`design.v`:
```
module nbyn #(parameter x_coord ='d0,parameter y_coord='d0,X=2,Y=2,data_width=32, x_size=1, y_size=1,total_width=(x_size+y_size+data_width),sw_no=X*Y)  
(
input wire clk,
input wire rstn,
input wire i_ready_r,
input wire i_ready_t,
input wire i_valid_l,
input wire i_valid_b,
input wire i_valid_pe,
output wire o_ready_l,
output wire o_ready_b,
output reg  o_ready_pe,
output reg o_valid_r,
output reg o_valid_t,
output reg o_valid_pe,
input wire [total_width-1:0] i_data_l,
input wire [total_width-1:0] i_data_b,
input wire [total_width-1:0] i_data_pe,
output reg [total_width-1:0] o_data_r,
output reg [total_width-1:0] o_data_t,
output reg [total_width-1:0] o_data_pe
);
wire leftToPe;
wire bottomToPe;
wire peTope;
reg  leftToRight;
reg leftToTop;
reg bottomToRight;
reg bottomToTop;
wire peToTop;
wire peToRight;
assign  o_ready_l = 1'b1;
assign  o_ready_b = 1'b1;
assign leftToPe = ((i_data_l[x_size-1:0]==x_coord) & (i_data_l[x_size+y_size-1:x_size]==y_coord) & i_valid_l);
always @(*)
begin
    if(i_valid_l)
    begin
        if(i_data_l[x_size-1:0]!=x_coord)
        begin
            leftToTop = 1'b0;
            leftToRight = 1'b1;
        end
        else if(i_data_l[x_size+y_size-1:x_size]!=y_coord)
        begin
            leftToTop   = 1'b1;
            leftToRight = 1'b0;
        end
        else
        begin
            leftToTop   = 1'b0;
            leftToRight = 1'b0;
        end
    end
    else
    begin
         leftToTop = 1'b0;
         leftToRight = 1'b0;
    end
end
always @(*)
begin
    if(i_valid_b)
    begin
        if(i_data_b[x_size+y_size-1:x_size]!=y_coord)
        begin
            bottomToTop   = 1'b1;
            bottomToRight = 1'b0;
        end
        else if(i_data_b[x_size-1:0]!=x_coord)
        begin
            bottomToTop = 1'b0;
            bottomToRight = 1'b1;
        end
        else
        begin
            bottomToTop   = 1'b0;
            bottomToRight = 1'b0;
        end
    end
    else
    begin
         bottomToTop = 1'b0;
         bottomToRight = 1'b0;
    end
end
assign bottomToPe = ((i_data_b[x_size-1:0]==x_coord) & (i_data_b[x_size+y_size-1:x_size]==y_coord) & i_valid_b);
assign peTope = ((i_data_pe[x_size-1:0]==x_coord) & (i_data_pe[x_size+y_size-1:x_size]==y_coord) & i_valid_pe & o_ready_pe);
assign peToRight = ((i_data_pe[x_size-1:0]!=x_coord) & i_valid_pe & o_ready_pe);
assign peToTop = (~peToRight & (i_data_pe[x_size+y_size-1:x_size]!=y_coord) & i_valid_pe & o_ready_pe);
always @(*)
begin
	if((~leftToRight & ~leftToTop) | (~bottomToTop & ~bottomToRight))
	begin
		o_ready_pe = 1'b1;
	end
	else
	begin
		o_ready_pe = 1'b0;
	end
end
always @(posedge clk)
begin
	if(!rstn)
		o_valid_r <=1'b0;
	if(bottomToRight) 
	begin
		o_data_r  <= i_data_b;
		o_valid_r <= 1'b1;
	end
	else if(leftToTop)
	begin
		if(bottomToTop)
		begin
			o_data_r <= i_data_b;
			o_valid_r <= 1'b1;
		end
		else if(peToTop|peToRight)
		begin
			o_data_r <= i_data_pe;
			o_valid_r <= 1'b1;
		end
		else if(bottomToPe & peTope)
		begin
			o_data_r <= i_data_b;
			o_valid_r <= 1'b1;
		end
		else
			o_valid_r <= 1'b0;
	end
	else if(peToTop)
	begin
		if(bottomToTop)
		begin
			o_data_r  <= i_data_b;
			o_valid_r <= 1'b1;
		end
		else if(leftToRight)
		begin
			o_data_r  <= i_data_l;
			o_valid_r <= 1'b1;
		end
		else if(bottomToPe & leftToPe)
		begin
			o_data_r  <= i_data_l;
			o_valid_r <= 1'b1;
		end
		else
			o_valid_r <= 1'b0;
	end
	else if(leftToPe & bottomToPe)
	begin
		o_data_r  <= i_data_l;
		o_valid_r <= 1'b1;
	end
	else if(leftToPe & peTope)
	begin
		o_data_r <= i_data_l;
		o_valid_r <= 1'b1;
	end
	else if(leftToRight)
	begin
		o_data_r  <= i_data_l;
		o_valid_r <= 1'b1;
	end
	else if(peToRight)
	begin
		o_data_r <=i_data_pe;
		o_valid_r <=1'b1;
	end
	else
	begin
		o_valid_r <=1'b0;
	end
end
always @(posedge clk)
begin
	if(!rstn)
		o_valid_t <= 1'b0;
	else if(bottomToRight) 
	begin
		if(leftToRight|leftToTop)
		begin
			o_data_t <= i_data_l;
			o_valid_t <= 1'b1;
		end
		else if(peToRight|peToTop)  
		begin
			o_data_t <= i_data_pe;
			o_valid_t <= 1'b1;
		end
		else if(leftToPe & peTope)
		begin
			o_data_t <= i_data_l;
			o_valid_t <= 1'b1;
		end
		else
			o_valid_t <= 1'b0;
	end
	else if(leftToTop)
	begin
		o_data_t <= i_data_l;
		o_valid_t <= 1'b1;
	end
	else if(peToTop)
	begin
		o_data_t  <= i_data_pe;
		o_valid_t <= 1'b1;
	end
	else if(leftToRight)
	begin
		if(bottomToTop)
		begin
			o_data_t <= i_data_b;
			o_valid_t <= 1'b1;
		end
		else if(peToRight)
		begin
			o_data_t <= i_data_pe;
			o_valid_t <= 1'b1;
		end
		else if(bottomToPe & peTope)
		begin
			o_data_t <= i_data_b;
			o_valid_t <= 1'b1;
		end
		else
			o_valid_t <= 1'b0;
	end
	else if(leftToPe & bottomToPe) 
	begin
		if(peToRight|peToTop)
		begin
			o_data_t <= i_data_pe;
			o_valid_t <= 1'b1;
		end
		else if(peTope)
		begin
			o_data_t <= i_data_b;
			o_valid_t <= 1'b1;
		end
		else
			o_valid_t <= 1'b0;
	end
	else if(bottomToPe & peTope)
	begin
		o_data_t <= i_data_b;
		o_valid_t <= 1'b1;
	end
	else if(bottomToTop)
	begin
		o_data_t <=i_data_b;
		o_valid_t <=1'b1;
	end
	else if(peToTop)
	begin
		o_data_t <= i_data_pe;
		o_valid_t <= 1'b1;
	end
	else
		o_valid_t <= 1'b0;
end
always @(posedge clk)
begin
	if(!rstn)
		o_valid_pe <= 1'b0; 
	else if(peTope)
	begin
		o_data_pe <= i_data_pe;
		o_valid_pe <=1'b1;
	end
	else if(bottomToPe)
	begin
		o_data_pe  <= i_data_b;
		o_valid_pe <= 1'b1;
	end
	else if(leftToPe)
	begin
		o_data_pe <= i_data_l;
		o_valid_pe <= 1'b1;
	end
	else
		o_valid_pe <=1'b0;
end
endmodule
module openNocTop #(parameter X=2,Y=2,data_width=32, x_size=1, y_size=1,total_width=(x_size+y_size+data_width),sw_no=X*Y)
(
input wire clk,
input wire rstn,
input wire [(X*Y)-1:0] r_valid_pe,
input wire [(total_width*X*Y)-1:0] r_data_pe,
output wire [(X*Y)-1:0] r_ready_pe,
output wire [(X*Y)-1:0] w_valid_pe,
output wire [(total_width*X*Y)-1:0] w_data_pe
);
wire  r_ready_r[X*Y-1:0];
wire  r_ready_t[X*Y-1:0];
wire  r_valid_l[X*Y-1:0];
wire  r_valid_b[X*Y-1:0];
wire  w_ready_l[X*Y-1:0];
wire  w_ready_b[X*Y-1:0];
wire  w_valid_r[X*Y-1:0];
wire  w_valid_t[X*Y-1:0];
wire [total_width-1:0]  w_data_r[X*Y-1:0];
wire [total_width-1:0]  w_data_t[X*Y-1:0];
generate
genvar x, y; 
for (x=0;x<X;x=x+1) begin:xs
   for (y=0; y<Y; y=y+1) begin:ys
      if(x==0 & y==0)
	     begin: instnce
		     nbyn #(.x_coord(x),.y_coord(y),.X(X),.Y(Y),.data_width(data_width), .x_size(x_size), .y_size(y_size),.total_width(total_width))
			   nbyn_instance(
			         .clk(clk), 
			         .rstn(rstn),     
                     .i_ready_r(r_ready_r[(y*X)+x]),    
			         .i_ready_t(r_ready_t[(y*X)+x]), 
					 .i_valid_l(w_valid_r[(y*X)+x+X-1]),
					 .i_valid_b(w_valid_t[(y*X)+x+(Y-1)*X]), 
					 .i_valid_pe(r_valid_pe[x+X*y:x+X*y]),
					 .o_ready_l(r_ready_r[(y*X)+x+X-1]),	 
					 .o_ready_b(r_ready_t[(y*X)+x+(Y-1)*X]), 
                     .o_ready_pe(r_ready_pe[x+X*y:x+X*y]),					 
					 .o_valid_r(w_valid_r[y*X+x]),
					 .o_valid_t(w_valid_t[y*X+x]), 
					 .o_valid_pe(w_valid_pe[x+X*y:x+X*y]),
					 .i_data_l(w_data_r[(y*X)+x+X-1]),	
                     .i_data_b(w_data_t[(y*X)+x+(Y-1)*X]), 
                     .o_data_r(w_data_r[y*X+x]),
                     .o_data_t(w_data_t[y*X+x]), 
					 .i_data_pe(r_data_pe[(total_width*x)+(total_width*X*y)+:total_width]),
					 .o_data_pe(w_data_pe[(total_width*x)+(total_width*X*y)+:total_width])
					 );
		 end
       else if(x!=0 & y==0)
	     begin: instnce
              nbyn #(.x_coord(x),.y_coord(y),.X(X),.Y(Y),.data_width(data_width), .x_size(x_size), .y_size(y_size),.total_width(total_width))
			     nbyn_instance(		  
			         .clk(clk), 
			         .rstn(rstn),     
                     .i_ready_r(r_ready_r[(y*X)+x]),     
			         .i_ready_t(r_ready_t[(y*X)+x]),
					 .i_valid_l(w_valid_r[(y*X)+x-1]),		
					 .i_valid_b(w_valid_t[(y*X)+x+(Y-1)*X]),
					 .i_valid_pe(r_valid_pe[x+X*y:x+X*y]),
					 .o_ready_l(r_ready_r[(y*X)+x-1]),		
					 .o_ready_b(r_ready_t[(y*X)+x+(Y-1)*X]),
					 .o_ready_pe(r_ready_pe[x+X*y:x+X*y]),
					 .o_valid_r(w_valid_r[(y*X)+x]),					  
					 .o_valid_t(w_valid_t[(y*X)+x]),
                     .o_valid_pe(w_valid_pe[x+X*y:x+X*y]),					 
					 .i_data_l(w_data_r[(y*X)+x-1]),			
                     .i_data_b(w_data_t[(y*X)+x+(Y-1)*X]),
                     .o_data_r(w_data_r[(y*X)+x]),
                     .o_data_t(w_data_t[(y*X)+x]),
					 .i_data_pe(r_data_pe[(total_width*x)+(total_width*X*y)+:total_width]),
					 .o_data_pe(w_data_pe[(total_width*x)+(total_width*X*y)+:total_width]));
		 end
      else if(x==0 & y!=0 )
	     begin: instnce
		     nbyn #(.x_coord(x),.y_coord(y),.X(X),.Y(Y),.data_width(data_width), .x_size(x_size), .y_size(y_size),.total_width(total_width))
			    nbyn_instance(
			         .clk(clk),   
			         .rstn(rstn),   
                     .i_ready_r(r_ready_r[(y*X)+x]),     
			         .i_ready_t(r_ready_t[(y*X)+x]),
					 .i_valid_l(w_valid_r[(y*X)+x+X-1]),						  
					 .i_valid_b(w_valid_t[(y*X)+x-X]),
                     .i_valid_pe(r_valid_pe[x+X*y:x+X*y]),					 
					 .o_ready_l(r_ready_r[(y*X)+x+X-1]),						  
					 .o_ready_b(r_ready_t[(y*X)+x-X]),
					 .o_ready_pe(r_ready_pe[x+X*y:x+X*y]),
					 .o_valid_r(w_valid_r[(y*X)+x]),						  
					 .o_valid_t(w_valid_t[(y*X)+x]),
					   .o_valid_pe(w_valid_pe[x+X*y:x+X*y]),	
					 .i_data_l(w_data_r[(y*X)+x+X-1]),						 
                     .i_data_b(w_data_t[(y*X)+x-X]),
                     .o_data_r(w_data_r[(y*X)+x]),
                     .o_data_t(w_data_t[(y*X)+x]),
					 .i_data_pe(r_data_pe[(total_width*x)+(total_width*X*y)+:total_width]),
					 .o_data_pe(w_data_pe[(total_width*x)+(total_width*X*y)+:total_width]))
					 ;
		 end		 
      else if(x!=0 & y!=0)
	     begin: instnce
		     nbyn #(.x_coord(x),.y_coord(y),.X(X),.Y(Y),.data_width(data_width), .x_size(x_size), .y_size(y_size),.total_width(total_width))
			    nbyn_instance(
			         .clk(clk),
			         .rstn(rstn),      
                     .i_ready_r(r_ready_r[(y*X)+x]),     
			         .i_ready_t(r_ready_t[(y*X)+x]),
					 .i_valid_l(w_valid_r[(y*X)+x-1]),						  
					 .i_valid_b(w_valid_t[(y*X)+x-X]),
					 .i_valid_pe(r_valid_pe[x+X*y:x+X*y]),	
					 .o_ready_l(r_ready_r[(y*X)+x-1]),						  
					 .o_ready_b(r_ready_t[(y*X)+x-X]),
					 .o_ready_pe(r_ready_pe[x+X*y:x+X*y]),
					 .o_valid_r(w_valid_r[(y*X)+x]),						  
					 .o_valid_t(w_valid_t[(y*X)+x]),
				     .o_valid_pe(w_valid_pe[x+X*y:x+X*y]),
					 .i_data_l(w_data_r[(y*X)+x-1]),						 
                     .i_data_b(w_data_t[(y*X)+x-X]),
                     .o_data_r(w_data_r[(y*X)+x]),
                     .o_data_t(w_data_t[(y*X)+x]),
					 .i_data_pe(r_data_pe[(total_width*x)+(total_width*X*y)+:total_width]),
					 .o_data_pe(w_data_pe[(total_width*x)+(total_width*X*y)+:total_width]));
		    end
	    end
      end			
endgenerate 
endmodule
```
`run.sh`:
```
#!/bin/bash
# the make line also repeats each setting of config.mk as NAME=value (left out here)
make -C /OpenROAD-flow-scripts/flow DESIGN_CONFIG=/design/flow/config.mk WORK_HOME=/design/flow/orfs CLKGATE_MAP_FILE= finish
```
`config.mk`:
```
export PLATFORM = sky130hd
export DESIGN_NAME = openNocTop
export DESIGN_NICKNAME = openNocTop
export VERILOG_FILES = /design/flow/design.v
export SDC_FILE = /design/flow/constraint.sdc
export NUM_CORES = 4
export LEC_CHECK = 0
export ABC_AREA = 0
export CAP_MARGIN = 20
export CORE_ASPECT_RATIO = 0.71
export CORE_MARGIN = 7
export CORE_UTILIZATION = 33
export CTS_CLUSTER_SIZE = 51
export MAX_ROUTING_LAYER = met5
export PLACE_DENSITY = 0.45
export SLEW_MARGIN = 20
export TNS_END_PERCENT = 85
```
`constraint.sdc`:
```
create_clock -name core_clock -period 3.29 [get_ports {clk}]
set_input_delay 0.6580 -clock core_clock [delete_from_list [all_inputs] [get_ports {clk}]]
set_output_delay 0.6580 -clock core_clock [all_outputs]
set_load 0.01 [all_outputs]
```
==> GITHUB_STEP_SUMMARY, run 1 <==
### Yosys + OpenROAD results

| Metric | Value |
|---|---|
| Max-slew headroom at the worst pin | `21.71%` |
| Post-synth EDFFs | `408` |
| Crit-path cells | `o21ai_1, buf_4, nor2_1, inv_1, clkdlybuf4s50_1` |
| Power, Total | `approximately 41 mW` |
| Core Rows | `between 80 and 90` |
| Register share after synthesis | `46.29%` |
| DR pass1 iterations | `7` |
| Mapped Area | `26990 um^2` |
| Most area-hungry cell type in the Yosys netlist | `edfxtp_1` |
| Asr flop ratio synth | `0%` |
| TritonCTS Sinks | `around 420` |
| End point of the critical path | `r_ready_pe[0]` |
| RSZ-0062 raised after global routing | `no` |
| Vias in the first global route | `25210` |
| CTS root buf | `clkbuf_16` |
| Yosys cell count | `2869` |
| Commonest flop | `edfxtp_1` |
| Aoi share | `29.92%` |
| CP required | `2.63 ns` |
| Library cells used by synthesis | `76` |
| GRT Util Overall | `approximately 29%` |
| Logic pwr share | `49.9%` |
| DRC | `0` |
| Via density | `6.411` |
| Flop pwr share | `35.6%` |
| Grt total ovfl | `0` |
| Fin area | `34150 um^2` |
| Synth cell count leaders | `edfxtp_1 (408), nand2_1 (360), nor2_1 (280), o21ai_0 (205), clkbuf_1 (202)` |
| Yosys adder share | `0%` |
| Worst-Margin Slew | `1.160 ns` |
| Power per Cell Area | `1212 nW/um^2` |
| Worst-path clk slew | `0.07 ns` |
| Critical path depth | `5` |
| Comb pwr | `between 20 and 25 mW` |
| Final period util | `96.88%` |
| Main power group | `combinational cells` |
| Peak VDD IR | `0.9681 mV` |
| Finish-stage setup viols | `0` |
| Hold path cells | `1` |
| Clock latency (worst-skew pair) | `0.63 ns` |
| Ports | `approximately 290` |
| Yosys chip area | `between 20000 and 30000 um^2` |
| Mapped Cells | `2869` |
| Seq pwr | `14.7 mW` |
| DIE WIDTH | `353.4 um` |
| Hold_buf cts | `0` |
| Drt wl/cell | `~33 um` |
| Placed inst area | `32410 um^2` |
| Final hold slack | `0.6685 ns` |
| CP max stage delay | `roughly 0.63 ns` |
| CTS buffer count | `49` |
| CP delay by family, top | `buffers and inverters` |
| Detail Route Antenna Nets | `0` |
| WL final | `139.7 mm` |
| Pint | `22.05 mW` |
| First-pass GRT wire length | `around 190 mm` |
| Final HPWL DP | `~100 mm` |
| Main logic family after synthesis | `AND-OR/OR-AND gates` |
| Worst Hold Class | `flop to flop` |
| Largest net degree at the start of global routing | `66` |
| Die Height | `around 250 um` |
| Critical-path top delay cell | `edfxtp_1` |
| Synth warn | `5` |
| Final WS setup | `0.1028 ns` |
| Switching Fraction | `between 40% and 50%` |
| Arr. time, crit path | `2.53 ns` |
| Initial DRC Count | `4116` |
| OpenROAD warnings | `27` |
| Nets@finish | `between 3000 and 4000` |
| Clk_skew | `0.02812 ns` |
| Synthesis-to-finish area growth | `26.54%` |
| FMAX | `313.8 MHz` |
| Avg Inst Size Synth | `9.406 um^2` |
| Placer Congestion | `0.9384` |
| P_clk | `~6 mW` |
| Switch Pwr | `19.34 mW` |
| Yosys xor share | `0%` |
| Die Footprint | `90090 um^2` |
| CP Max Fanout | `6` |
| Synth mux share | `3.487%` |
| Worst setup EP type | `primary output` |
| Crit Path Class | `flop to primary output` |
| Antenna violations before repair | `10` |
| Place WS | `around 0.13 ns` |
| Leak pwr | `12.25 nW` |
| AND/OR/NAND/NOR Cells, Area Fraction | `15.57%` |
| Ys flops | `420` |
| Dominant cell area share | `between 40% and 50%` |
| H-tree levels | `2` |
| Port buffer count | `between 200 and 300` |
| Reg2reg path depth | `7` |
| Tmin final | `3.187 ns` |
| Vias | `approximately 27000` |
| Hold wc startpoint | `xs[0].ys[0].instnce.nbyn_instance.o_data_t[26]$_DFFE_PP_` |
| Max Slew Vio Count | `0` |
| R2R Setup Slk | `slightly below 0.4 ns` |
| Part of the power in the clock network | `between 10% and 20%` |
| Clk buf depth | `3` |
| Final Hold Vio Count | `0` |
| Max_cap viols | `0` |
| Status | `complete, no violations` |
| Crit start category | `flop` |
| CTS tree | `yes` |
| Fp util | `33.30%` |
| Top-count cell post-synth | `edfxtp_1` |
| Core area | `around 81000 um^2` |
| Largest cells by area | `edfxtp_1 (45%), nand2_1 (5.0%), nor2_1 (3.9%), o21ai_0 (3.8%), mux2i_1 (3.5%)` |
| Floorplan Nets | `between 3000 and 4000` |
| Worst path bufs/invs | `3` |
layer usage:
| metal | global-route usage, % | routed length [um] |
|---|---|---|
| met1 | 42.82 | 62160 |
| met2 | 42.81 | 58680 |
| met3 | 8.168 | 15320 |
| met4 | 6.621 | 3529 |
| met5 | 0 | 0 |
cell type report:
cell class / count / area [um^2]
antenna: 1 / 2.502
clock buffer: 59 / 1336
clock inverter: 31 / 381.6
fill: 7892 / 46890
inverter: 28 / 105.1
multi-input combinational: 2146 / 13540
sequential: 420 / 12490
tap: 1080 / 1351
timing repair buffer: 512 / 4945
through the flow:
| stage | setup TNS [ns] | utilization (%) | cells |
|---|---|---|---|
| after detailed placement | 0 | 40.00 | 4184 |
| final | 0 | 42.14 | 4277 |
| after CTS | 0 | 42.12 | 4274 |
| after global routing | 0 | 42.14 | 4276 |
| after global placement | 0 | 40.00 | 4184 |
| after floorplan | -4.514 | - | 2869 |
repair_timing:
item | CTS | global route
buffers inserted | 0 | 2
resized | 0 | 0
endpoints found under the setup margin | 0 | 1
==> run 2: changes to the inputs <==
ABC_AREA = unset   (was 0)
CORE_ASPECT_RATIO = 0.92   (was 0.71)
CORE_MARGIN = 4   (was 7)
CORE_UTILIZATION = 56   (was 33)
CTS_CLUSTER_DIAMETER = 235   (was unset)
CTS_CLUSTER_SIZE = 57   (was 51)
GPL_ROUTABILITY_DRIVEN = 0   (was unset)
GPL_TIMING_DRIVEN = 0   (was unset)
MAX_ROUTING_LAYER = unset   (was met5)
MIN_ROUTING_LAYER = met2   (was unset)
PLACE_DENSITY = 0.8   (was 0.45)
SETUP_SLACK_MARGIN = 0.18   (was unset)
TNS_END_PERCENT = 60   (was 85)
clock period = 3.27 ns   (was 3.29 ns; I/O delays follow)
==> run 2 against run 1 <==
Effect of this change:
- die size is 43% lower
- synthesized area stayed put
- synthesized cell count stayed put
- the run now fails in global routing
==> GITHUB_STEP_SUMMARY, run 2 <==
### Flow metrics

| Metric | Value |
|---|---|
| GRT Util Overall | `slightly above 70%` |
| Asr flop ratio synth | `0% (unchanged)` |
| Core Rows | `76 (-14%)` |
| DIE WIDTH | `236.9 um (-33%)` |
| Status | `stopped before the end` |
| H-tree levels | `1 (-1)` |
| Most area-hungry cell type in the Yosys netlist | `edfxtp_1` |
| Yosys adder share | `0% (unchanged)` |
| Ports | `286 (unchanged)` |
| Yosys chip area | `26990 um^2 (unchanged)` |
| Yosys cell count | `2869 (unchanged)` |
| TritonCTS Sinks | `420 (unchanged)` |
| Synth mux share | `3.487% (unchanged)` |
| Mapped Area | `26990 um^2 (unchanged)` |
| Floorplan Nets | `3011 (unchanged)` |
| Grt total ovfl | `7` |
| Commonest flop | `edfxtp_1` |
| Synth warn | `5 (unchanged)` |
| Register share after synthesis | `46.29% (unchanged)` |
| Post-synth EDFFs | `408 (unchanged)` |
| Yosys xor share | `0% (unchanged)` |
| Clk buf depth | `3 (unchanged)` |
| AND/OR/NAND/NOR Cells, Area Fraction | `15.57% (unchanged)` |
| Mapped Cells | `2869 (unchanged)` |
| Die Footprint | `51770 um^2 (-43%)` |
| Largest cells by area | `edfxtp_1 (45%), nand2_1 (5.0%), nor2_1 (3.9%), o21ai_0 (3.8%), mux2i_1 (3.5%)` |
| CTS root buf | `clkbuf_16` |
| Synth cell count leaders | `edfxtp_1 (408), nand2_1 (360), nor2_1 (280), o21ai_0 (205), clkbuf_1 (202)` |
| Stop err | `[ERROR GRT-0232] Routing congestion too high. Check the congestion heatmap in the GUI.` |
| Fp util | `57.10% (+24 points)` |
| Avg Inst Size Synth | `9.406 um^2 (unchanged)` |
| Final HPWL DP | `82.30 mm (-18%)` |
| Cells after DPL | `3788 (-9.5%)` |
| Port buffer count | `283 (-0.70%)` |
| Top-count cell post-synth | `edfxtp_1` |
| Ys flops | `420 (unchanged)` |
| Die Height | `218.6 um (-14%)` |
| Stop stage | `global routing` |
| CTS buffer count | `11 (-78%)` |
| Main logic family after synthesis | `AND-OR/OR-AND gates` |
| Hold_buf cts | `0 (unchanged)` |
| Aoi share | `29.92% (unchanged)` |
| Library cells used by synthesis | `76 (unchanged)` |
| Core area | `47260 um^2 (-42%)` |
| Place WS | `-1.095 ns (-1.224 ns)` |
| Dominant cell area share | `45.40% (unchanged)` |
-- run 2: timing repair --
| action | 4_1_cts |
|---|---|
| gates cloned | 2 |
| resized | 9 |
| buffers inserted | 1 |
| pin swaps | 3 |
| setup endpoints to repair | 229 |
-- run 2: through the flow --
stage | cell area [um^2] | power, mW | hold slack, ns | TNS, ns | utilization [%]
after floorplan | 27090 | 23.58 | 0.5457 | -27.63 | -
after global placement | 30700 | 31.02 | 0.6117 | -450.69 | 64.96
after detailed placement | 30960 | 31.80 | 0.6361 | -171.56 | 65.52
after CTS | 31370 | 34.18 | 0.6664 | 0 | 66.38
-- run 2: routing by layer --
| metal | GRT usage, % | overflow |
|---|---|---|
| met5 | 63.54 | 2 |
| met4 | 55.09 | 1 |
| met3 | 81.14 | 4 |
| met2 | 73.73 | 0 |
| met1 | - | - |
==> run 3: changes to the inputs <==
CAP_MARGIN = 25   (was 20)
CELL_PAD_IN_SITES_DETAIL_PLACEMENT = 1   (was unset)
CORE_ASPECT_RATIO = unset   (was 0.92)
CORE_MARGIN = 2   (was 4)
CORE_UTILIZATION = 32   (was 56)
CTS_CLUSTER_DIAMETER = unset   (was 235)
CTS_CLUSTER_SIZE = 40   (was 57)
GPL_ROUTABILITY_DRIVEN = unset   (was 0)
HOLD_SLACK_MARGIN = 0.04   (was unset)
MAX_ROUTING_LAYER = met5   (was unset)
MIN_ROUTING_LAYER = unset   (was met2)
PLACE_DENSITY = unset   (was 0.8)
PLACE_DENSITY_LB_ADDON = 0.11   (was unset)
SETUP_SLACK_MARGIN = 0.69   (was 0.18)
TNS_END_PERCENT = 85   (was 60)
clock period = 6.94 ns   (was 3.27 ns; I/O delays follow)
==> run 3 against run 2 <==
Effect of this change:
- the run now finishes clean
- synthesized area unchanged
- synthesized cell count unchanged
- die size grew 67%
==> GITHUB_STEP_SUMMARY, run 3 <==
### Yosys + OpenROAD results

| Metric | Value |
|---|---|
| Status | `complete, no violations` |
| Post_cts resized | `0 (-9)` |
| CP max stage delay | `roughly 0.52 ns` |
| OpenROAD warnings | `26` |
| Worst Hold Class | `flop to flop` |
| Library cells used by synthesis | `76 (unchanged)` |
| Critical path depth | `12` |
| Arr. time, crit path | `4.83 ns` |
| Die Height | `294.4 um (+35%)` |
| Crit start category | `input port` |
| Power, Total | `approximately 19 mW` |
| Main power group | `combinational cells` |
| Drt wl/cell | `between 30 and 40 um` |
| CTS root buf | `clkbuf_16` |
| Core area | `83560 um^2 (+77%)` |
| DIE WIDTH | `294.4 um (+24%)` |
| Clk_skew | `~0.014 ns` |
| Avg Inst Size Synth | `9.406 um^2 (unchanged)` |
| WL final | `138.9 mm` |
| CP Max Fanout | `10` |
| Switching Fraction | `between 40% and 50%` |
| Ys flops | `420 (unchanged)` |
| Worst-Margin Slew | `1.160 ns` |
| Max_cap viols | `0` |
| Worst-path clk slew | `0.06 ns` |
| Critical-path top delay cell | `a2111oi_4` |
| Max Slew Vio Count | `0` |
| Hold wc startpoint | `xs[0].ys[0].instnce.nbyn_instance.o_data_t[19]$_DFFE_PP_` |
| Mapped Area | `26990 um^2 (unchanged)` |
| Initial DRC Count | `~3000` |
| Yosys adder share | `0% (unchanged)` |
| Max-slew headroom at the worst pin | `22.28%` |
| Ports | `286 (unchanged)` |
| Comb pwr | `9.95 mW` |
| Hold_buf cts | `0 (unchanged)` |
| Clock latency (worst-skew pair) | `0.61 ns` |
| Floorplan Nets | `3011 (unchanged)` |
| Synthesis-to-finish area growth | `23.57%` |
| Aoi share | `29.92% (unchanged)` |
| CTS buffer count | `48 (+37)` |
| Place WS | `1.868 ns (+2.964 ns)` |
| Worst setup EP type | `flop` |
| Logic pwr share | `52.0%` |
| Number of non-filler instances in the completed layout | `4342` |
| Setup bufs post-CTS | `0 (-1)` |
| DRC | `0` |
| Synth mux share | `3.487% (unchanged)` |
| Yosys cell count | `2869 (unchanged)` |
| Final period util | `65.04%` |
| Detail Route Antenna Nets | `0` |
| CP delay by family, top | `buffers and inverters` |
| Crit path launch | `r_data_pe[69]` |
| Commonest flop | `edfxtp_1` |
| GRT Util Overall | `31.13%` |
| Die Footprint | `86670 um^2 (+67%)` |
| Core Rows | `106 (+39%)` |
| Most frequent CP cell | `buf_6` |
| RSZ-0062 raised after global routing | `no` |
| Top-count cell post-synth | `edfxtp_1` |
| Flop pwr share | `33.7%` |
| Clk buf depth | `3 (unchanged)` |
| Synth cell count leaders | `edfxtp_1 (408), nand2_1 (360), nor2_1 (280), o21ai_0 (205), clkbuf_1 (202)` |
| Dominant cell area share | `45.40% (unchanged)` |
| Final HPWL DP | `106.9 mm (+30%)` |
| Pint | `a little under 10 mW` |
| Crit Path Class | `input port to flop` |
| Vias | `27700` |
| Seq pwr | `around 6.5 mW` |
| Largest cells by area | `edfxtp_1 (45%), nand2_1 (5.0%), nor2_1 (3.9%), o21ai_0 (3.8%), mux2i_1 (3.5%)` |
| Part of the power in the clock network | `14.2%` |
| Crit-path cells | `clkdlybuf4s50_1, clkbuf_1, nor2b_1, clkbuf_1, o21ai_0, nand2_1, a21oi_1, a2111oi_4, buf_6, buf_4, buf_6, buf_6` |
| Final setup TNS | `0 ns` |
| Main logic family after synthesis | `AND-OR/OR-AND gates` |
| Largest net degree at the start of global routing | `35` |
| AND/OR/NAND/NOR Cells, Area Fraction | `15.57% (unchanged)` |
| Final WS setup | `between 2 and 2.5 ns` |
| Mapped Cells | `2869 (unchanged)` |
| Placer Congestion | `0.9762` |
| Antenna violations before repair | `15` |
| Reg-to-Reg Start | `xs[0].ys[0].instnce.nbyn_instance.o_valid_t$_SDFF_PN0_` |
| Reg2reg path depth | `6` |
| Switch Pwr | `9.214 mW` |
| First-pass GRT wire length | `197.4 mm` |
| CP required | `7.25 ns` |
| Final hold slack | `~0.67 ns` |
| Yosys xor share | `0% (unchanged)` |
| Tmin final | `4.514 ns` |
| R2R Setup Slk | `3.19 ns` |
| CTS tree | `yes` |
| Vias in the first global route | `27350` |
| Fin util | `39.91%` |
| Peak VDD IR | `0.2392 mV` |
| H-tree levels | `2 (+1)` |
| Register share after synthesis | `46.29% (unchanged)` |
| Synth warn | `5 (unchanged)` |
| TritonCTS Sinks | `420 (unchanged)` |
| Via density | `6.378` |
| Leak pwr | `11.64 nW` |
| P_clk | `2.73 mW` |
| FMAX | `around 220 MHz` |
| Fp util | `32.30% (-25 points)` |
| Nets@finish | `3366` |
| Cells after DPL | `4251 (+12%)` |
| DR pass1 iterations | `6` |
| Power per Cell Area | `roughly 570 nW/um^2` |
| Antenna Cells | `0` |
| Post-synth EDFFs | `408 (unchanged)` |
| Yosys chip area | `26990 um^2 (unchanged)` |
| Worst path bufs/invs | `7` |
| Finish-stage setup viols | `0` |
| Final Hold Vio Count | `0` |
| Fin area | `roughly 33000 um^2` |
| Most area-hungry cell type in the Yosys netlist | `edfxtp_1` |
| Asr flop ratio synth | `0% (unchanged)` |
| Grt total ovfl | `0` |
| Hold path cells | `2` |
| Port buffer count | `283 (unchanged)` |
| Placed inst area | `31690 um^2 (+2.3%)` |
[run 3: layout make-up]
class | count | area [um^2]
fill | 9441 | 50210
multi-input combinational | 2146 | 13390
sequential | 420 | 12490
timing repair buffer | 305 | 3189
tap | 1080 | 1351
clock buffer | 58 | 1270
buffer | 275 | 1170
clock inverter | 30 | 372.9
inverter | 28 | 106.4
[run 3: metal layers]
| metal | global-route usage, % | share of wire, % | up-vias |
|---|---|---|---|
| li1 | - | - | 11920 |
| met1 | 42.30 | 43 | 14070 |
| met2 | 48.86 | 45 | 1412 |
| met3 | 4.653 | 7.1 | 284 |
| met4 | 14.16 | 4.9 | 8 |
| met5 | 0 | 0.040 | - |
==> run 4: changes to the inputs <==
CAP_MARGIN = 20   (was 25)
CELL_PAD_IN_SITES_DETAIL_PLACEMENT = unset   (was 1)
CORE_UTILIZATION = 65   (was 32)
CTS_CLUSTER_SIZE = 62   (was 40)
GPL_TIMING_DRIVEN = unset   (was 0)
HOLD_SLACK_MARGIN = unset   (was 0.04)
MAX_ROUTING_LAYER = unset   (was met5)
PLACE_DENSITY_LB_ADDON = unset   (was 0.11)
SETUP_SLACK_MARGIN = unset   (was 0.69)
TNS_END_PERCENT = 5   (was 85)
clock period = 2.35 ns   (was 6.94 ns; I/O delays follow)
==> run 4 against run 3 <==
Effect of this change:
- clock skew increased by 0.011 ns
- register-to-register slack got worse by 3.4 ns
- count of clock-buffer cells in the layout down 8
- the layout now fails its checks (setup timing)
==> GITHUB_STEP_SUMMARY, run 4 <==
### Yosys + OpenROAD results

| Metric | Value |
|---|---|
| Finish-stage setup viols | `234 (+234)` |
| H-tree levels | `2 (unchanged)` |
| CP max stage delay | `0.50 ns (-0.02 ns)` |
| Switch Pwr | `26.53 mW (+190%)` |
| Reg2reg path depth | `9 (+3)` |
| Worst path bufs/invs | `4 (-3)` |
| Tmin final | `2.580 ns` |
| Crit Path Class | `flop to flop` |
| Core Rows | `74 (-30%)` |
| Detail Route Antenna Nets | `0 (unchanged)` |
| Peak VDD IR | `0.9473 mV (+300%)` |
| Die Footprint | `43160 um^2 (-50%)` |
| Aoi share | `29.92% (unchanged)` |
| Top-count cell post-synth | `edfxtp_1` |
| Switching Fraction | `45.68% (-2.5 points)` |
| Main logic family after synthesis | `AND-OR/OR-AND gates` |
| Worst-path clk slew | `0.07 ns (about the same)` |
| WL final | `118.7 mm (-15%)` |
| FMAX | `387.7 MHz` |
| Yosys cell count | `2869 (unchanged)` |
| Ports | `286 (unchanged)` |
| Vias in the first global route | `27620 (+0.97%)` |
| Hold path cells | `2 (unchanged)` |
| Critical-path top delay cell | `edfxtp_1` |
| Largest net degree at the start of global routing | `68 (+94%)` |
| Most area-hungry cell type in the Yosys netlist | `edfxtp_1` |
| Synth mux share | `3.487% (unchanged)` |
| CP Max Fanout | `24 (+14)` |
| Yosys chip area | `26990 um^2 (unchanged)` |
| Main power group | `combinational cells` |
| Largest cells by area | `edfxtp_1 (45%), nand2_1 (5.0%), nor2_1 (3.9%), o21ai_0 (3.8%), mux2i_1 (3.5%)` |
| Leak pwr | `13.01 nW (+12%)` |
| Power, Total | `58.07 mW (+200%)` |
| Comb pwr | `30.4 mW (+210%)` |
| Flop pwr share | `34.8% (+1.1 points)` |
| Max Slew Vio Count | `0 (unchanged)` |
| Crit-path cells | `buf_6, buf_6, nand2b_1, o22ai_2, buf_6, nor3_2, buf_12, a22o_1, a221o_1` |
| Commonest flop | `edfxtp_1` |
| Hold_buf cts | `0 (unchanged)` |
| Max-slew headroom at the worst pin | `46.49% (+24 points)` |
| CTS tree | `yes` |
| Final HPWL DP | `79.22 mm (-26%)` |
| Synthesis-to-finish area growth | `29.92%` |
| Antenna violations before repair | `7 (-8)` |
| R2R Setup Slk | `-0.23 ns (-3.42 ns)` |
| CP delay by family, top | `AND-OR/OR-AND gates` |
| Worst-Margin Slew | `0.8008 ns (-0.3595 ns)` |
| Hold wc startpoint | `xs[0].ys[0].instnce.nbyn_instance.o_data_t[18]$_DFFE_PP_` |
| Crit start category | `flop` |
| Arr. time, crit path | `2.92 ns (-1.91 ns)` |
| Avg Inst Size Synth | `9.406 um^2 (unchanged)` |
| Logic pwr share | `52.4% (+0.4 points)` |
| Asr flop ratio synth | `0% (unchanged)` |
| GRT Util Overall | `52.46% (+21 points)` |
| Dominant cell area share | `45.40% (unchanged)` |
| Power per Cell Area | `1656 nW/um^2 (+190%)` |
| Final setup TNS | `-15.17 ns (-15.17 ns)` |
| OpenROAD warnings | `31 (+19%)` |
| Synth warn | `5 (unchanged)` |
| Status | `finished with violations` |
| Mapped Cells | `2869 (unchanged)` |
| CTS root buf | `clkbuf_16` |
| Seq pwr | `20.2 mW (+210%)` |
| First-pass GRT wire length | `171.8 mm (-13%)` |
| Floorplan Nets | `3011 (unchanged)` |
| Yosys adder share | `0% (unchanged)` |
| Die Height | `207.8 um (-29%)` |
| Most frequent CP cell | `buf_6` |
| Grt total ovfl | `0 (unchanged)` |
| Final period util | `109.8% (+45 points)` |
| Mapped Area | `26990 um^2 (unchanged)` |
| Worst setup EP type | `flop` |
| CTS buffer count | `44 (-8.3%)` |
| Clock latency (worst-skew pair) | `0.61 ns (about the same)` |
| Part of the power in the clock network | `12.8% (-1.4 points)` |
| DRC | `0 (unchanged)` |
| Via density | `7.822 (+23%)` |
| CP required | `2.69 ns (-4.56 ns)` |
| Worst Hold Class | `flop to flop` |
| RSZ-0062 raised after global routing | `yes` |
| Final WS setup | `-0.2296 ns (-2.656 ns)` |
| Max_cap viols | `0 (unchanged)` |
| Vias | `30100 (+8.7%)` |
| DR pass1 iterations | `11 (+5)` |
| Placer Congestion | `1.155 (+18%)` |
| Post-synth EDFFs | `408 (unchanged)` |
| AND/OR/NAND/NOR Cells, Area Fraction | `15.57% (unchanged)` |
| Drt wl/cell | `30.85 um (-3.5%)` |
| Pint | `31.55 mW (+220%)` |
| DIE WIDTH | `207.8 um (-29%)` |
| Fp util | `65.94% (+34 points)` |
| Final Hold Vio Count | `0 (unchanged)` |
| Core area | `40920 um^2 (-51%)` |
| Clk buf depth | `3 (unchanged)` |
| Ys flops | `420 (unchanged)` |
| P_clk | `7.43 mW (+170%)` |
| TritonCTS Sinks | `420 (unchanged)` |
| Initial DRC Count | `6517 (+120%)` |
| Nets@finish | `3421 (+1.6%)` |
| Register share after synthesis | `46.29% (unchanged)` |
| Violated checks | `setup timing` |
| Yosys xor share | `0% (unchanged)` |
| Clk_skew | `0.02472 ns (+0.01061 ns)` |
| Port buffer count | `285 (+0.71%)` |
| Library cells used by synthesis | `76 (unchanged)` |
| Critical path depth | `9 (-3)` |
| Synth cell count leaders | `edfxtp_1 (408), nand2_1 (360), nor2_1 (280), o21ai_0 (205), clkbuf_1 (202)` |
run 4: cell type report:
| type | count | area, um^2 |
|---|---|---|
| antenna | 2 | 5.005 |
| clock buffer | 50 | 1145 |
| clock inverter | 31 | 331.6 |
| fill | 2146 | 5864 |
| inverter | 28 | 105.1 |
| multi-input combinational | 2148 | 13930 |
| sequential | 420 | 12490 |
| tap | 532 | 665.6 |
| timing repair buffer | 637 | 6385 |
run 4: what timing repair did:
action                                 4_1_cts  5_1_grt
pin swaps                                   15       52
gates resized                               51       96
cloned                                       1        2
buffers inserted                             4       14
endpoints found under the hold margin        0        0
setup endpoints to repair                  255      485
run 4: per-stage QoR:
stage                     setup slack (ns)  util [%]  instance area, um^2  instances  hold WS (ns)
after floorplan                    -0.4632         -                27180       2869        0.5457
after global placement             -0.5273     80.38                32900       3745        0.6076
after detailed placement           -0.5980     80.40                32900       3745        0.6129
after CTS                          -0.1220     84.46                34570       3831        0.6274
after global routing               -0.2091     85.66                35050       3846        0.6671
final                              -0.2296     85.67                35060       3848        0.6393
run 4: layer usage:
layer  routed length [um]  track usage [%]  vias to the layer above  share of wire [%]
li1                     -                -                    12030                  -
met1                36320            64.68                    13730                 31
met5                  184           0.8899                        -               0.15
met2                48120            75.48                     3369                 41
met4                12450            37.47                       12                 10
met3                21640            20.21                      954                 18
==> run 5: changes to the inputs <==
CORE_UTILIZATION = 40   (was 65)
CTS_CLUSTER_SIZE = unset   (was 62)
GPL_TIMING_DRIVEN = 0   (was unset)
HOLD_SLACK_MARGIN = 0.04   (was unset)
MAX_ROUTING_LAYER = met4   (was unset)
PLACE_DENSITY_LB_ADDON = 0.03   (was unset)
TNS_END_PERCENT = unset   (was 5)
clock period = 3.83 ns   (was 2.35 ns; I/O delays follow)
==> run 5 against run 4 <==
Effect of this change:
- clock skew is 0.00054 ns higher
- the layout still fails its checks (setup timing)
- register-to-register slack better by 0.16 ns
- highest routed layer is now met4
- die size up 61%
==> GITHUB_STEP_SUMMARY, run 5 <==
### Yosys + OpenROAD results

| Metric | Value |
|---|---|
| Status | `finished with violations` |
| Violated checks | `setup timing` |
| Critical-path top delay cell | `a221oi_1` |
| Crit Path Class | `flop to flop` |
| Die Footprint | `69560 um^2 (+61%)` |
| Reg2reg path depth | `6 (-3)` |
| Logic pwr share | `51.1% (-1.3 points)` |
| Asr flop ratio synth | `0% (unchanged)` |
| DR pass1 iterations | `7 (-4)` |
| Flop pwr share | `34.8% (about the same)` |
| AND/OR/NAND/NOR Cells, Area Fraction | `15.57% (unchanged)` |
| Leak pwr | `11.58 nW (-11%)` |
| Peak VDD IR | `0.4733 mV (-50%)` |
| CTS buffer count | `47 (+6.8%)` |
| Antenna violations before repair | `9 (+2)` |
| Main logic family after synthesis | `AND-OR/OR-AND gates` |
| Final Hold Vio Count | `0 (unchanged)` |
| CTS root buf | `clkbuf_16` |
| Synth mux share | `3.487% (unchanged)` |
| Power, Total | `34.00 mW (-41%)` |
| H-tree levels | `2 (unchanged)` |
| Max-slew headroom at the worst pin | `21.99% (-25 points)` |
| Max Slew Vio Count | `0 (unchanged)` |
| Max_cap viols | `0 (unchanged)` |
| Power per Cell Area | `1031 nW/um^2 (-38%)` |
| Clk buf depth | `3 (unchanged)` |
| Post-synth EDFFs | `408 (unchanged)` |
| Switch Pwr | `16.22 mW (-39%)` |
| Placed inst area | `31350 um^2 (-4.7%)` |
| Yosys chip area | `26990 um^2 (unchanged)` |
| Comb pwr | `17.4 mW (-43%)` |
| Placer Congestion | `1.014 (-12%)` |
| Commonest flop | `edfxtp_1` |
| Synthesis-to-finish area growth | `22.21%` |
| Switching Fraction | `47.73% (+2.0 points)` |
| P_clk | `4.81 mW (-35%)` |
| CTS tree | `yes` |
| Most area-hungry cell type in the Yosys netlist | `edfxtp_1` |
| Yosys cell count | `2869 (unchanged)` |
| Clk_skew | `0.02527 ns (+0.0005449 ns)` |
| Pint | `17.77 mW (-44%)` |
| Fp util | `40.25% (-26 points)` |
| Largest cells by area | `edfxtp_1 (45%), nand2_1 (5.0%), nor2_1 (3.9%), o21ai_0 (3.8%), mux2i_1 (3.5%)` |
| Core area | `67040 um^2 (+64%)` |
| Yosys xor share | `0% (unchanged)` |
| Library cells used by synthesis | `76 (unchanged)` |
| DIE WIDTH | `263.7 um (+27%)` |
| Ys flops | `420 (unchanged)` |
| Largest net degree at the start of global routing | `35 (-49%)` |
| Crit-path cells | `clkbuf_1, nor3b_1, nor2_1, buf_2, nand2_1, a221oi_1` |
| Detail Route Antenna Nets | `0 (unchanged)` |
| Hold wc startpoint | `xs[0].ys[0].instnce.nbyn_instance.o_data_t[15]$_DFFE_PP_` |
| Synth cell count leaders | `edfxtp_1 (408), nand2_1 (360), nor2_1 (280), o21ai_0 (205), clkbuf_1 (202)` |
| Vias in the first global route | `25370 (-8.2%)` |
| Arr. time, crit path | `4.16 ns (+1.24 ns)` |
| CP required | `4.09 ns (+1.40 ns)` |
| GRT Util Overall | `37.10% (-15 points)` |
| Clock latency (worst-skew pair) | `0.62 ns (about the same)` |
| Fin area | `32980 um^2 (-5.9%)` |
| Final HPWL DP | `97.87 mm (+24%)` |
| CP Max Fanout | `10 (-58%)` |
| Final hold slack | `0.6632 ns (+0.02387 ns)` |
| Core Rows | `95 (+28%)` |
| Tmin final | `3.898 ns (+1.319 ns)` |
| Aoi share | `29.92% (unchanged)` |
| Final period util | `101.8% (-8.0 points)` |
| Nets@finish | `3360 (-1.8%)` |
| Part of the power in the clock network | `14.2% (+1.4 points)` |
| Worst-path clk slew | `0.07 ns (about the same)` |
| First-pass GRT wire length | `183.6 mm (+6.9%)` |
| Worst setup EP type | `flop` |
| Crit start category | `flop` |
| Port buffer count | `283 (-0.70%)` |
| Worst path bufs/invs | `2 (-2)` |
| Main power group | `combinational cells` |
| Via density | `6.770 (-13%)` |
| Vias | `27970 (-7.1%)` |
| Worst-Margin Slew | `1.160 ns (+0.3595 ns)` |
| DRC | `0 (unchanged)` |
| Ports | `286 (unchanged)` |
| Synth warn | `5 (unchanged)` |
| Finish-stage setup viols | `3 (-99%)` |
| WL final | `129.8 mm (+9.3%)` |
| Register share after synthesis | `46.29% (unchanged)` |
| Avg Inst Size Synth | `9.406 um^2 (unchanged)` |
| Die Height | `263.7 um (+27%)` |
| Worst Hold Class | `flop to flop` |
| FMAX | `256.5 MHz (-34%)` |
| Grt total ovfl | `0 (unchanged)` |
| Critical path depth | `6 (-3)` |
| Top-count cell post-synth | `edfxtp_1` |
| Yosys adder share | `0% (unchanged)` |
| CP delay by family, top | `simple AND/OR/NAND/NOR gates` |
| TritonCTS Sinks | `420 (unchanged)` |
| Hold path cells | `1 (-1)` |
| Drt wl/cell | `31.42 um (+1.8%)` |
| Mapped Cells | `2869 (unchanged)` |
| OpenROAD warnings | `27 (-13%)` |
| Floorplan Nets | `3011 (unchanged)` |
| Seq pwr | `11.8 mW (-42%)` |
| Initial DRC Count | `4349 (-33%)` |
| Fin util | `49.20% (-36 points)` |
| Hold_buf cts | `0 (unchanged)` |
| R2R Setup Slk | `-0.07 ns (+0.16 ns)` |
| CP max stage delay | `1.01 ns (+0.51 ns)` |
| Dominant cell area share | `45.40% (unchanged)` |
| RSZ-0062 raised after global routing | `yes` |
| Mapped Area | `26990 um^2 (unchanged)` |
| Final WS setup | `-0.06845 ns (+0.1612 ns)` |
## run 5: area by class of cell
cell class	instances	area, um^2
repair buffers	300	3124
clock inverters	33	382.9
clock buffers	53	1220
inverters	28	105.1
plain buffers	275	1170
well taps	873	1092
flip-flops and latches	420	12490
fillers	6230	34060
multi-input cells	2146	13380
diodes	4	10.01
## run 5: routing by layer
metal,global-route usage [%],share of wire [%],up-vias,wire (um)
met1,49.62,40,13640,51740
met5,-,0,-,0
met3,6.628,11,355,13880
li1,-,-,11920,-
met4,19.49,6.4,0,8342
met2,53.73,43,2061,55850
## run 5: timing repair
action	in CTS	in global routing
pin swaps	1	0
gates cloned	0	0
gates resized	1	1
setup endpoints to repair	12	8
setup buffers	1	0
## run 5: per-stage QoR
| stage | instances | TNS, ns | setup slack (ns) |
|---|---|---|---|
| finish | 4132 | -0.1111 | -0.06845 |
| floorplan | 2869 | 0 | 0.03762 |
| detailed placement | 4041 | -49.74 | -0.8434 |
| CTS | 4128 | 0 | 0.05137 |
| global placement | 4025 | -482.08 | -1.725 |
| global route | 4131 | -0.06150 | -0.03286 |
==> run 6: changes to the inputs <==
ABC_AREA = 1   (was unset)
CELL_PAD_IN_SITES_DETAIL_PLACEMENT = 1   (was unset)
CORE_ASPECT_RATIO = 0.85   (was unset)
CORE_UTILIZATION = 34   (was 40)
CTS_CLUSTER_SIZE = 94   (was unset)
GPL_TIMING_DRIVEN = 1   (was 0)
HOLD_SLACK_MARGIN = unset   (was 0.04)
MAX_ROUTING_LAYER = unset   (was met4)
PLACE_DENSITY_LB_ADDON = unset   (was 0.03)
SETUP_SLACK_MARGIN = -0.39   (was unset)
TNS_END_PERCENT = 80   (was unset)
clock period = 4.73 ns   (was 3.83 ns; I/O delays follow)
==> run 6 against run 5 <==
Effect of this change:
- now clean on timing, DRC and antenna
- routed wire length up 47%
- utilization down 9.3 points
- count of clock-buffer cells in the layout up 5
- register-to-register slack better by 1.1 ns
- power down 6.2%
- largest cell class unchanged
- synthesized area up 32%
- critical path type is now flop to primary output
- final area up 26%
- cell count up 73%
- synthesized cell count up 96%
==> GITHUB_STEP_SUMMARY, run 6 <==
### Yosys + OpenROAD results

| Metric | Value |
|---|---|
| Avg Inst Size Synth | `6.332 um^2 (-33%)` |
| Pint | `14.54 mW (-18%)` |
| Ys flops | `420 (unchanged)` |
| Synth warn | `5 (unchanged)` |
| Top-count cell post-synth | `nand2_1` |
| GRT Util Overall | `34.57% (-2.5 points)` |
| Commonest flop | `edfxtp_1` |
| Critical path depth | `6 (unchanged)` |
| OpenROAD warnings | `29 (+7.4%)` |
| Antenna violations before repair | `19 (+10)` |
| Fp util | `34.29% (-6.0 points)` |
| P_clk | `4.22 mW (-12%)` |
| Floorplan Nets | `5769 (+92%)` |
| Nets@finish | `5836 (+74%)` |
| DRC | `0 (unchanged)` |
| Leak pwr | `18.81 nW (+62%)` |
| Critical-path top delay cell | `edfxtp_1` |
| Tmin final | `~4.2 ns` |
| Synth mux share | `0% (-3.5 points)` |
| Status | `complete, no violations` |
| Ports | `286 (unchanged)` |
| H-tree levels | `2 (unchanged)` |
| Dominant cell area share | `34.39% (-11 points)` |
| CP delay by family, top | `buffers and inverters` |
| Synth cell count leaders | `nand2_1 (2307), nand3_1 (631), inv_1 (520), edfxtp_1 (408), o21ai_0 (299)` |
| Final WS setup | `0.5110 ns (+0.5794 ns)` |
| Aoi share | `15.31% (-15 points)` |
| FMAX | `around 240 MHz` |
| RSZ-0062 raised after global routing | `no` |
| Die Footprint | `107400 um^2 (+54%)` |
| Final Hold Vio Count | `0 (unchanged)` |
| Final period util | `89.20% (-13 points)` |
| CP max stage delay | `0.52 ns (-0.49 ns)` |
| Main power group | `combinational cells` |
| TritonCTS Sinks | `420 (unchanged)` |
| Worst setup EP type | `primary output` |
| First-pass GRT wire length | `278.7 mm (+52%)` |
| Placer Congestion | `1.025 (+1.1%)` |
| Fill count | `13460 (+120%)` |
| Logic pwr share | `53.4% (+2.3 points)` |
| Max-slew headroom at the worst pin | `27.03% (+5.0 points)` |
| Yosys adder share | `0% (unchanged)` |
| Core area | `103900 um^2 (+55%)` |
| CP Max Fanout | `19 (+9)` |
| Worst-path clk slew | `0.06 ns (about the same)` |
| Flop pwr share | `33.4% (-1.4 points)` |
| Worst-Margin Slew | `1.094 ns (-0.06583 ns)` |
| Place WS | `0.9209 ns (+1.764 ns)` |
| Arr. time, crit path | `3.27 ns (-0.89 ns)` |
| Clock latency (worst-skew pair) | `0.66 ns (+0.04 ns)` |
| End point of the critical path | `r_ready_pe[2]` |
| Port buffer count | `285 (+0.71%)` |
| Main logic family after synthesis | `simple AND/OR/NAND/NOR gates` |
| Mapped Area | `35630 um^2 (+32%)` |
| Metal-1 WL | `74.52 mm (+44%)` |
| Asr flop ratio synth | `0% (unchanged)` |
| Fin util | `39.90% (-9.3 points)` |
| Post_cts resized | `0 (-1)` |
| Initial DRC Count | `5578 (+28%)` |
| Clk buf depth | `3 (unchanged)` |
| Drt wl/cell | `26.76 um (-15%)` |
| Grt total ovfl | `0 (unchanged)` |
| Switch Pwr | `17.35 mW (+6.9%)` |
| R2R Setup Slk | `1.05 ns (+1.12 ns)` |
| Reg2reg path depth | `13 (+7)` |
| DR pass1 iterations | `6 (-1)` |
| Core Rows | `109 (+15%)` |
| Worst path bufs/invs | `3 (+1)` |
| Die Height | `302.5 um (+15%)` |
| CTS root buf | `clkbuf_16` |
| Comb pwr | `17.0 mW (-2%)` |
| Hold_buf cts | `0 (unchanged)` |
| Crit-path cells | `inv_2, nand3_2, nand2_2, nand2_2, buf_4, clkdlybuf4s50_1` |
| Crit Path Class | `flop to primary output` |
| Hold path cells | `2 (+1)` |
| CP required | `3.78 ns (-0.31 ns)` |
| Setup bufs post-CTS | `0 (-1)` |
| Most frequent CP cell | `nand2_2` |
| Mapped Cells | `5627 (+96%)` |
| Detail Route Antenna Nets | `0 (unchanged)` |
| Worst Hold Class | `flop to flop` |
| Library cells used by synthesis | `41 (-46%)` |
| DR WL met3 | `23.90 mm (+72%)` |
| Register share after synthesis | `35.06% (-11 points)` |
| Largest net degree at the start of global routing | `102 (+190%)` |
| Highest routed layer | `met5` |
| Max Slew Vio Count | `0 (unchanged)` |
| Part of the power in the clock network | `13.2% (-1.0 points)` |
| Crit start category | `flop` |
| Largest cells by area | `edfxtp_1 (34%), nand2_1 (24%), nand3_1 (8.9%), inv_1 (5.5%), o21ai_0 (4.2%)` |
| Vias | `43280 (+55%)` |
| Finish-stage setup viols | `0 (-3)` |
| Yosys xor share | `0% (unchanged)` |
| Hold wc startpoint | `xs[0].ys[0].instnce.nbyn_instance.o_data_r[9]$_DFFE_PP_` |
| Final setup TNS | `0 ns (+0.1111 ns)` |
| Peak VDD IR | `0.3445 mV (-27%)` |
| Yosys cell count | `5627 (+96%)` |
| Clk_skew | `0.02481 ns (-0.0004522 ns)` |
| Power per Cell Area | `769.2 nW/um^2 (-25%)` |
| WL final | `190.7 mm (+47%)` |
| Most area-hungry cell type in the Yosys netlist | `edfxtp_1` |
| DIE WIDTH | `355.1 um (+35%)` |
| CTS tree | `yes` |
| Vias in the first global route | `41480 (+64%)` |
| Post-synth EDFFs | `408 (unchanged)` |
| Switching Fraction | `54.40% (+6.7 points)` |
| AND/OR/NAND/NOR Cells, Area Fraction | `38.84% (+23 points)` |
| Synthesis-to-finish area growth | `16.36%` |
| Via density | `6.072 (-10%)` |
| WL met2 | `80.02 mm (+43%)` |
| Yosys chip area | `35630 um^2 (+32%)` |
| Max_cap viols | `0 (unchanged)` |
| Final HPWL DP | `134.7 mm (+38%)` |
| CTS buffer count | `52 (+11%)` |
| Seq pwr | `10.6 mW (-10%)` |
## run 6: per-layer routing
layer,vias up,GRT usage (%)
met4,16,18.57
met3,579,9.444
met2,2654,51.06
li1,18940,-
met5,-,0
met1,21090,45.92
## run 6: area by class of cell
class	count	area, um^2	share of cell area [%]
Antenna cell	4	10.01	0.02414
Clock buffer	58	1376	3.320
Clock inverter	39	376.6	0.9084
Inverter	556	2087	5.034
Multi-Input combinational cell	4245	19470	46.95
Sequential cell	420	12490	30.13
Tap cell	1387	1735	4.186
Timing Repair Buffer	419	3916	9.446
## run 6: metrics by stage
stage | hold WS, ns | instances | area, um^2 | power, mW
finish | 0.6930 | 7128 | 41460 | 31.89
global route | 0.6949 | 7124 | 41450 | 33.54
CTS | 0.6711 | 7123 | 41440 | 31.30
detailed placement | 0.6612 | 7026 | 39680 | 26.90
global placement | 0.6559 | 7026 | 39680 | 26.49
floorplan | 0.5482 | 5627 | 35630 | 18.80
==> run 7: changes to the inputs <==
ABC_AREA = unset   (was 1)
CAP_MARGIN = 25   (was 20)
CORE_ASPECT_RATIO = unset   (was 0.85)
CORE_UTILIZATION = 40   (was 34)
CTS_CLUSTER_SIZE = 81   (was 94)
GPL_TIMING_DRIVEN = 0   (was 1)
HOLD_SLACK_MARGIN = 0.04   (was unset)
MAX_ROUTING_LAYER = met5   (was unset)
PLACE_DENSITY_LB_ADDON = 0.11   (was unset)
SETUP_SLACK_MARGIN = 0.69   (was -0.39)
TNS_END_PERCENT = 85   (was 80)
clock period = 3.83 ns   (was 4.73 ns; I/O delays follow)
==> run 7 against run 6 <==
Effect of this change:
- still clean on timing, DRC and antenna
- count of clock-buffer cells in the layout unchanged
- clock power up 15%
- sequential share of layout area up 6.9 points
- cell count down 42%
- non-clock buffer count up 186
- flip-flop count unchanged
- critical path depth up 2
- register-to-register slack worse by 0.37 ns
- routed wire length down 28%
- combinational power up 9%
- synthesized area down 24%
- sequential power up about 10%
==> GITHUB_STEP_SUMMARY, run 7 <==
### Yosys + OpenROAD results

| Metric | Value |
|---|---|
| Status | `complete, no violations` |
| CTS tree | `yes` |
| Largest cells by area | `edfxtp_1 (45%), nand2_1 (5.0%), nor2_1 (3.9%), o21ai_0 (3.8%), mux2i_1 (3.5%)` |
| Worst-Margin Slew | `1.202 ns (+0.1076 ns)` |
| RSZ-0062 raised after global routing | `yes` |
| Worst-path clk slew | `0.06 ns (about the same)` |
| Initial DRC Count | `3880 (-30%)` |
| Die Footprint | `69560 um^2 (-35%)` |
| R2R Setup Slk | `0.68 ns (-0.37 ns)` |
| P_clk | `4.84 mW (+15%)` |
| Clk buf depth | `3 (unchanged)` |
| Clock latency (worst-skew pair) | `0.61 ns (-0.05 ns)` |
| CP Max Fanout | `10 (-9)` |
| First-pass GRT wire length | `195.4 mm (-30%)` |
| Post-synth EDFFs | `408 (unchanged)` |
| Synth cell count leaders | `edfxtp_1 (408), nand2_1 (360), nor2_1 (280), o21ai_0 (205), clkbuf_1 (202)` |
| Most frequent CP cell | `clkbuf_2` |
| Arr. time, crit path | `3.51 ns (+0.24 ns)` |
| Commonest flop | `edfxtp_1` |
| Logic pwr share | `52.6% (-0.8 points)` |
| Cells after DPL | `4041 (-42%)` |
| GRT Util Overall | `38.03% (+3.5 points)` |
| Core Rows | `95 (-13%)` |
| Main logic family after synthesis | `AND-OR/OR-AND gates` |
| Flop pwr share | `33.6% (+0.2 points)` |
| Ys flops | `420 (unchanged)` |
| Largest net degree at the start of global routing | `34 (-67%)` |
| Fin util | `50.29% (+10 points)` |
| Main power group | `combinational cells` |
| AND/OR/NAND/NOR Cells, Area Fraction | `15.57% (-23 points)` |
| Worst setup EP type | `flop` |
| Max-slew headroom at the worst pin | `19.87% (-7.2 points)` |
| Worst path bufs/invs | `3 (unchanged)` |
| Die Height | `263.7 um (-13%)` |
| Worst Hold Class | `flop to flop` |
| Asr flop ratio synth | `0% (unchanged)` |
| WL final | `137.1 mm (-28%)` |
| Crit path launch | `r_data_pe[102]` |
| CP delay by family, top | `buffers and inverters` |
| Crit start category | `input port` |
| Seq pwr | `11.8 mW (+10%)` |
| Switch Pwr | `16.89 mW (-2.7%)` |
| Top-count cell post-synth | `edfxtp_1` |
| Mapped Cells | `2869 (-49%)` |
| Max Slew Vio Count | `0 (unchanged)` |
| Leak pwr | `12.05 nW (-36%)` |
| CP max stage delay | `0.53 ns (about the same)` |
| Ports | `286 (unchanged)` |
| Yosys cell count | `2869 (-49%)` |
| Mapped Area | `26990 um^2 (-24%)` |
| CTS buffer count | `47 (-9.6%)` |
| Yosys adder share | `0% (unchanged)` |
| Critical-path top delay cell | `clkdlybuf4s50_1` |
| Critical path depth | `8 (+2)` |
| Final Hold Vio Count | `0 (unchanged)` |
| Antenna violations before repair | `11 (-8)` |
| Crit Path Class | `input port to flop` |
| Aoi share | `29.92% (+15 points)` |
| CP required | `4.16 ns (+0.38 ns)` |
| Register share after synthesis | `46.29% (+11 points)` |
| DR pass1 iterations | `6 (unchanged)` |
| DRC | `0 (unchanged)` |
| Library cells used by synthesis | `76 (+85%)` |
| Hold_buf cts | `0 (unchanged)` |
| Most area-hungry cell type in the Yosys netlist | `edfxtp_1` |
| Yosys xor share | `0% (unchanged)` |
| Via density | `6.862 (+13%)` |
| Dominant cell area share | `45.40% (+11 points)` |
| H-tree levels | `2 (unchanged)` |
| Vias | `28550 (-34%)` |
| Hold EP | `xs[0].ys[0].instnce.nbyn_instance.o_valid_r$_SDFF_PP1_` |
| Hold path cells | `2 (unchanged)` |
| FMAX | `314.6 MHz` |
| Nets@finish | `3392 (-42%)` |
| Detail Route Antenna Nets | `0 (unchanged)` |
| Switching Fraction | `47.98% (-6.4 points)` |
| DIE WIDTH | `263.7 um (-26%)` |
| Part of the power in the clock network | `13.7% (+0.5 points)` |
| Peak VDD IR | `0.4387 mV (+27%)` |
| Drt wl/cell | `32.94 um (+23%)` |
| Crit-path cells | `clkdlybuf4s50_1, nand3b_1, a21oi_1, clkbuf_2, mux2i_2, clkbuf_2, nor2_1, o21ai_0` |
| Synthesis-to-finish area growth | `24.94%` |
| CTS root buf | `clkbuf_16` |
| Core area | `67040 um^2 (-35%)` |
| Yosys chip area | `26990 um^2 (-24%)` |
| Avg Inst Size Synth | `9.406 um^2 (+49%)` |
| Pint | `18.31 mW (+26%)` |
| Final HPWL DP | `103.3 mm (-23%)` |
| Tmin final | `3.179 ns` |
| Final period util | `83.01% (-6.2 points)` |
| Port buffer count | `283 (-0.70%)` |
| Number of non-filler instances in the completed layout | `4161 (-42%)` |
| Fp util | `40.25% (+6.0 points)` |
| Synth mux share | `3.487% (+3.5 points)` |
| Clk_skew | `0.01528 ns (-0.009538 ns)` |
| Finish-stage setup viols | `0 (unchanged)` |
| Reg2reg path depth | `8 (-5)` |
| OpenROAD warnings | `29 (unchanged)` |
| TritonCTS Sinks | `420 (unchanged)` |
| Power per Cell Area | `1044 nW/um^2 (+36%)` |
| Max_cap viols | `0 (unchanged)` |
| Grt total ovfl | `0 (unchanged)` |
| Floorplan Nets | `3011 (-48%)` |
| Placer Congestion | `0.9745 (-5.0%)` |
| Vias in the first global route | `27430 (-34%)` |
| Comb pwr | `18.5 mW (+9%)` |
| Synth warn | `5 (unchanged)` |
## run 7: routing by layer
layer	GRT usage, %	wire [um]
met2	57.82	59990
met3	6.646	13060
met1	51.53	54930
met4	20.73	8952
met5	1.109	146
## run 7: repair_timing
action / CTS / global route
cloned: 2 / 0
resized: 70 / 114
buffers inserted: 13 / 17
pin swaps: 6 / 4
endpoints found under the setup margin: 411 / 432
## run 7: stage by stage
step / TNS [ns] / hold slack, ns / power (mW) / area [um^2] / setup WS (ns)
after floorplan: 0 / 0.5457 / 20.14 / 27120 / 0.5291
after global placement: -302.23 / 0.6466 / 27.93 / 31040 / -1.575
after detailed placement: -32.89 / 0.6476 / 28.72 / 31380 / -0.3951
after CTS: 0 / 0.6772 / 34.13 / 33360 / 0.6465
after global routing: 0 / 0.6774 / 36.24 / 33710 / 0.6114
final: 0 / 0.6685 / 35.19 / 33720 / 0.6509
## run 7: layout make-up
class / instances / area [um^2]
buffer: 275 / 1270
fill: 7570 / 33320
timing repair buffer: 330 / 3411
multi-input combinational: 2148 / 13750
antenna: 1 / 2.502
tap: 873 / 1092
clock buffer: 58 / 1270
clock inverter: 28 / 320.3
inverter: 28 / 110.1
sequential: 420 / 12490
Power figures rest on the tool's default switching activity, not on a simulated workload.
